Setup of build 16:
## pcie_pio_ctrl
module pcie_pio_ctrl (
  input          clk,
  input          reset,
  input          tvalid,
  input  [63:0]  tdata,
  output         tready,
  input  [7:0]   tstrb,
  input  [21:0]  tuser,
  input          tlast,
  output [7:0]   cfg_addr,
  output [31:0]  cfg_wr_data,
  output         cfg_rd_cmd,
  output         cfg_wr_cmd,
  input  [31:0]  cfg_rd_data,
  input          cfg_valid,
  output         fifo0_wr_cmd,
  output [131:0] fifo0_wr_data,
  input          fifo0_empty_flag,
  input          fifo0_full_flag,
  input          fifo0_prog_full_flag,
  input          fifo1_full_flag,
  input          fifo1_empty_flag,
  output         fifo1_rd_cmd,
  input  [131:0] fifo1_rd_data,
  input  [7:0]   cfg_bus_number,
  input  [4:0]   cfg_device_number,
  input  [2:0]   cfg_function_number,
  input          lnk_up,
  input          cfg_to_turnoff,
  output         cfg_to_turnoff_ok,
  output         tx_tvalid,
  output [63:0]  tx_tdata,
  input          tx_tready,
  output [7:0]   tx_tstrb,
  output         tx_tlast
);
clock: 5.67 ns
lec_check: 0
abc_area: 0
cap_margin: 30
cell_pad_in_sites_detail_placement: 2
core_aspect_ratio: 0.51
core_margin: 9
core_utilization: 36
cts_cluster_size: 97
gpl_routability_driven: 0
gpl_timing_driven: 1
hold_slack_margin: -0.08
place_density_lb_addon: 0.02
slew_margin: 20
tns_end_percent: 90
run.sh (not shown) runs the stock make flow with config.mk's settings and CLKGATE_MAP_FILE=.
The inputs of build 28 differ from those of build 16 as listed below.
==> flow/config.mk <==
export PLATFORM = sky130hd
export DESIGN_NAME = pcie_pio_ctrl
export DESIGN_NICKNAME = pcie_pio_ctrl
export VERILOG_FILES = /design/flow/design.v
export SDC_FILE = /design/flow/constraint.sdc
export NUM_CORES = 4
export LEC_CHECK = 0
export ABC_AREA = 1
export CAP_MARGIN = 30
export CELL_PAD_IN_SITES_DETAIL_PLACEMENT = 0
export CORE_ASPECT_RATIO = 0.51
export CORE_MARGIN = 3
export CORE_UTILIZATION = 36
export CTS_CLUSTER_SIZE = 97
export GPL_ROUTABILITY_DRIVEN = 0
export GPL_TIMING_DRIVEN = 1
export PLACE_DENSITY_LB_ADDON = 0.27
export SLEW_MARGIN = 20
export TNS_END_PERCENT = 10
--- outcome ---
- Setup WNS build 16 -> build 28: worse
- In the metrics for build 16 and build 28, the one carrying the higher critical path's largest stage delay is build 16.
- In build 28, the netlist area before placement came out about 3% above the value in build 16.
What build 19 does differently from build 28 at the input level:
==> flow/config.mk <==
export PLATFORM = sky130hd
export DESIGN_NAME = pcie_pio_ctrl
export DESIGN_NICKNAME = pcie_pio_ctrl
export VERILOG_FILES = /design/flow/design.v
export SDC_FILE = /design/flow/constraint.sdc
export NUM_CORES = 4
export LEC_CHECK = 0
export CAP_MARGIN = 20
export CORE_MARGIN = 2
export CORE_UTILIZATION = 19
export SLEW_MARGIN = 20
==> flow/constraint.sdc <==
create_clock -name core_clock -period 13.2 [get_ports {clk}]
set_input_delay 2.6400 -clock core_clock [delete_from_list [all_inputs] [get_ports {clk}]]
set_output_delay 2.6400 -clock core_clock [all_outputs]
set_load 0.01 [all_outputs]
### Flow results
In build 19 the number of buffer and inverter stages on the critical path turned out 2 lower than in build 28. Between build 28 and build 19, the difference in number of I/O pins is negligible. When build 19 is set beside build 28, its combinational group share of total power turns out to be 1.2 points smaller. In the flow results for build 28 and build 19, the global-route usage is larger on build 28. Between build 28 and build 19, the flow reports area taken by multi-input logic gates increasing by a few percent. Build 19 ends up with a share of synthesized area spent on multiplexers that is 7.3 points higher than in build 28. Diff build 28 -> build 19: routing usage on met3 shrank by 5.6 points; wire length now smaller; area growth from synthesis to final layout grew by 5.5 points; worst setup slack after layout went up 6160 ps.
## Diff of input files: build 76 against build 19
diff --git a/flow/config.mk b/flow/config.mk
--- a/flow/config.mk
+++ b/flow/config.mk
@@ -8,4 +8,4 @@
 export CAP_MARGIN = 20
 export CORE_MARGIN = 2
-export CORE_UTILIZATION = 19
+export CORE_UTILIZATION = 58
 export SLEW_MARGIN = 20
==> flow/constraint.sdc <==
create_clock -name core_clock -period 2.95 [get_ports {clk}]
set_input_delay 0.5900 -clock core_clock [delete_from_list [all_inputs] [get_ports {clk}]]
set_output_delay 0.5900 -clock core_clock [all_outputs]
set_load 0.01 [all_outputs]
Summary of build 76 over build 19: setup slack went down; tap cell instance count went down; total number of vias went down; maximum single-stage delay on the critical path went down; buffer count excluding the clock tree in the final layout went up.
Build 19 ended up with more cell instances than build 76 did.
Build 76 ended up with sky130_fd_sc_hd__or4_4 as its library cell contributing the largest single delay on the critical path; build 19 ended up with sky130_fd_sc_hd__nand2_2.
Summary of build 76 over build 19: clock latency at the later pin of the worst-skew pair shrank by 100 ps; met1 global-route usage rose 28 points.
Build 76: all stages complete, timing, DRC and antenna checks passed
Timing endpoint of the critical path: u_enc.tx_tdata[33] -> build 76, u_rf.array_reg[6][11] -> build 19
Power and IR drop assume default switching activity.
